Setup of north:
==> flow/design.v (excerpt) <==
module datapath(clk, rst, sw, seg0, seg1,seg2,seg3, mem_addr, mem_wdata, mem_we, mem_rdata);
Size in the first run: ~4000 cells after synthesis, about 340 flip-flops, about 30000 um^2 of cells after synthesis.
make LEC_CHECK=0 ABC_AREA=1 CAP_MARGIN=20 CORE_MARGIN=2 CORE_UTILIZATION=72 CTS_CLUSTER_DIAMETER=372 CTS_CLUSTER_SIZE=99 PLACE_DENSITY_LB_ADDON=0.0 SETUP_SLACK_MARGIN=0.74 SLEW_MARGIN=20 TNS_END_PERCENT=5 finish   # period 3.48 ns
run.sh (not shown) runs the stock make flow with config.mk's settings and CLKGATE_MAP_FILE=.
What ended north was a tool error in global routing; the run never finished.
Modified inputs, south compared to north
- PLACE_DENSITY now 0.43, previously not set
- CORE_ASPECT_RATIO now 0.7, previously not set
- TNS_END_PERCENT no longer set, was 5
- PLACE_DENSITY_LB_ADDON no longer set, was 0.0
- HOLD_SLACK_MARGIN now -0.09, previously not set
FAIL for each of south and north
The log for north ends in global routing with error GRT-0116, so the run never completed.
south failed in clock tree synthesis with DPL-0033.
Area of the die: north vs south — no meaningful difference
On south: placement-stage worst setup slack is 140 ps lower than what north gave.
On share of the core filled by cells before placement, south and north are basically level.
Diff north..south | synthesized cell count | unchanged
north → south: detailed placement HPWL picked up an extra 7400 um, post-synthesis async set-or-reset flop share shows no meaningful change, placed standard-cell area increased by 830 um^2 relative to the old numbers, yosys stat chip area about even.
## Diff of input files: east against south
- swapping 72 for 58 in CORE_UTILIZATION
- clearing CTS_CLUSTER_DIAMETER, which used to be 372
- clearing ABC_AREA, which used to be 1
- clearing CTS_CLUSTER_SIZE, which used to be 99
- swapping 0.74 for -0.45 in SETUP_SLACK_MARGIN
- clearing PLACE_DENSITY, which used to be 0.43
- clearing CORE_ASPECT_RATIO, which used to be 0.7
- clearing HOLD_SLACK_MARGIN, which used to be -0.09
- swapping 3.48 for 6.19 in the clock period (ns, I/O delays scaled along)
==> comparison <==
east finished all stages; layout check result: FAIL, due to negative setup slack.
Across both runs, setup slack at placement was higher for east than for south.
south → east: area share of xor/xnor cells in the synthesized design grew by 0.42 points; count of placed standard cells including taps lost 802; portion of the post-synthesis area used by sequential elements up 0.23 points.
Sort south and east by post-synth design cell area, ascending, and east comes first.
Of east and south, it is east that has the lower synthesized cell count.
Re yosys stat cell total: south and east aren't equal, and the higher value belongs to south.
Simple logic cell fraction of the synthesized area in east is 7.4 points below south.
Compare south and east | instance area at placement higher: south
Looking at yosys synthesis chip area across south and east, the one that comes out higher is south.
Floorplan check, east vs south: die outline larger in east
Inputs modified between east and west:
- setting CTS_CLUSTER_SIZE to 79 for the first time
- setting MAX_ROUTING_LAYER to met4 for the first time
- setting PLACE_DENSITY_LB_ADDON to 0.01 for the first time
- changing CORE_UTILIZATION from 58 to 72
- changing the clock period (ns, I/O delays scaled along) from 6.19 to 8.63
==> results <==
west: all stages done; final checks FAILED (negative setup slack).
east has a higher cell count than west.
east has a lower utilization than west.
Compared with east, west shows a relative slew slack that is 3.5 points lower.
west — met1 track demand over resource 6.9 points higher, east as reference
Compared to east, west has number of buffers and inverters on the critical path 1 higher.


Starting RTL as in the previous note.
clock: 6.28 ns
lec_check: 0
cap_margin: 20
cell_pad_in_sites_detail_placement: 2
core_margin: 3
core_utilization: 68
cts_cluster_size: 25
gpl_routability_driven: 1
gpl_timing_driven: 1
max_routing_layer: met5
place_density: 0.37
slew_margin: 30
The baseline never finished: it broke off in detailed placement (3_5_place_dp).
Then changed:
CELL_PAD_IN_SITES_DETAIL_PLACEMENT = 1   (was 2)
CORE_MARGIN = 2   (was 3)
CORE_UTILIZATION = 40   (was 68)
CTS_CLUSTER_SIZE = unset   (was 25)
GPL_ROUTABILITY_DRIVEN = 0   (was 1)
GPL_TIMING_DRIVEN = unset   (was 1)
MAX_ROUTING_LAYER = unset   (was met5)
SLEW_MARGIN = 20   (was 30)
clock period = 9.3 ns   (was 6.28 ns; I/O delays follow)
The new run passed the timing, design-rule and antenna checks.
Synthesized cell count is unchanged.
Synthesized area does not change.
Die size goes up by about 65%.
Then changed:
CELL_PAD_IN_SITES_DETAIL_PLACEMENT = unset   (was 1)
CORE_UTILIZATION = 70   (was 40)
CTS_CLUSTER_DIAMETER = 59   (was unset)
GPL_ROUTABILITY_DRIVEN = unset   (was 0)
MAX_ROUTING_LAYER = met4   (was unset)
PLACE_DENSITY = 0.66   (was 0.37)
SETUP_SLACK_MARGIN = 1.14   (was unset)
Outcome: Flip-flop count is unchanged. Hold slack is better by 0.0040 ns. Fmax decreases slightly.


Setup of v48:
datapath again, from the RTL that the note above started with.
Design datapath, start of the top module:
module datapath(clk, rst, sw, seg0, seg1,seg2,seg3, mem_addr, mem_wdata, mem_we, mem_rdata);
	input clk, rst;
	input [3:0] sw;
	output [6:0] seg0,seg1,seg2,seg3;
	output [15:0] mem_addr;
	output [15:0] mem_wdata;
	output mem_we;
	input [15:0] mem_rdata;
	wire [15:0] rin, rout;
	wire wr_enable, ram_addr_sel, pcin, ram_out_ctrl, instr_ctrl, acc_enable, acc_out_ctrl, pc_enable, pc_out_ctrl, addsub, a_enable, xor_ctrl, cu_out_ctrl, mul_out_ctrl, mul_acc_out_ctrl, sr_sel, add_ctrl;
	wire[15:0] instr, bus, instr_address, cu_out, r0_out, r1_out,r2_out, r3_out, r4_out, r5_out, r6_out, r7_out, r8_out, r9_out,r10_out, r11_out, r12_out, r13_out, mul_acc_out, sp_out;
	wire [15:0] ra_in, acc_out, sr_out;
	reg [15:0] ram_address, sr_in;
	wire [15:0] ram_out;
	wire[1:0] sp_sel;
	wire[3:0] status_reg;
	sixteen_bit_reg instruction_register(.clk(clk),.rst(rst),.D(bus),.Q(instr),.enable(instr_ctrl));
	program_counter pc(.clk(clk),.rst(rst), .select(pcin), .bus(bus), .out(instr_address),.pc_enable(pc_enable));
	always@(ram_addr_sel or sp_out or instr_address) begin
		if (ram_addr_sel == 1'b1)
			ram_address <= sp_out;
		else 
			ram_address <= instr_address;
	end
	assign mem_addr = ram_address;
	assign mem_wdata = bus;
	assign mem_we = wr_enable;
	assign ram_out = mem_rdata;
	control_unit control_unit_inst
	(	
		.clk(clk), .rst(rst), .instr(instr), .rin(rin), 
		.rout(rout), .gin(acc_enable), .gout(acc_out_ctrl), .pcin(pcin), 
		.pcout(pc_out_ctrl), .addsub(addsub), .a_in(a_enable), 
		.xorctrl(xor_ctrl), .ctrl_out(cu_out_ctrl), 
		.out(cu_out),.ram_addr_sel(ram_addr_sel), .ram_out_ctrl(ram_out_ctrl), 
		.instr_enable(instr_ctrl),.pc_enable(pc_enable), .wr_enable(wr_enable), .sp_sel(sp_sel), .sr_sel(sr_sel), .current_status(sr_out[3:0]),
		.mul_out_ctrl(mul_out_ctrl), .mul_acc_out_ctrl(mul_acc_out_ctrl),
		.add_ctrl(add_ctrl)	
	);
	alu alu_inst(
		.clk(clk), .rst(rst), .a(bus),.a_enable(a_enable), 
		.b(bus), .addsub(addsub), .xor_ctrl(xor_ctrl), .acc_out(acc_out), .acc_enable(acc_enable)
  ...
export LEC_CHECK = 0
export ABC_AREA = 1
export CAP_MARGIN = 20
export CORE_MARGIN = 2
export CORE_UTILIZATION = 72
export CTS_CLUSTER_DIAMETER = 372
export CTS_CLUSTER_SIZE = 99
export SETUP_SLACK_MARGIN = 0.74
export SLEW_MARGIN = 20
create_clock -name core_clock -period 3.48 [get_ports {clk}]
v48 got as far as 4_1_cts, where a tool error ended the run.
The following lists how v26 was set up differently from v48:
# v48
export LEC_CHECK = 0
export ABC_AREA = 1
export CAP_MARGIN = 20
export CORE_MARGIN = 2
export CORE_UTILIZATION = 72
export CTS_CLUSTER_DIAMETER = 372
export CTS_CLUSTER_SIZE = 99
export SETUP_SLACK_MARGIN = 0.74
export SLEW_MARGIN = 20
create_clock -name core_clock -period 3.48 [get_ports {clk}]
# v26
export LEC_CHECK = 0
export CAP_MARGIN = 20
export CORE_MARGIN = 2
export CORE_UTILIZATION = 61
export SETUP_SLACK_MARGIN = 1.81
export SLEW_MARGIN = 20
create_clock -name core_clock -period 6.19 [get_ports {clk}]
[summary]
v26 never completed, since it errored out during 5_1_grt.
Diff v48 -> v26 | placement row count | up by a little under 10%
Between v26 and v48, number of distinct library cells after synthesis is higher for v26, v48 comes in under that.
For the effective utilization at floorplan, v26 came in 11 points lower than v48 did.
#### Input delta (v47 over v26)
# v26
export LEC_CHECK = 0
export CAP_MARGIN = 20
export CORE_MARGIN = 2
export CORE_UTILIZATION = 61
export SETUP_SLACK_MARGIN = 1.81
export SLEW_MARGIN = 20
create_clock -name core_clock -period 6.19 [get_ports {clk}]
# v47
export LEC_CHECK = 0
export CAP_MARGIN = 20
export CORE_MARGIN = 4
export CORE_UTILIZATION = 59
export SLEW_MARGIN = 20
create_clock -name core_clock -period 9.23 [get_ports {clk}]
==> results <==
- Every stage of the flow completed for v47, and the final layout passed the timing, design-rule and antenna checks.
- The floorplan die height of v47 exceeds that of v26 by 7.7 um.
- Going from v26 to v47, number of post-CTS setup repair buffers went down 73; die size increased 3500 sq um; core utilization before placement went down 1.8 points.
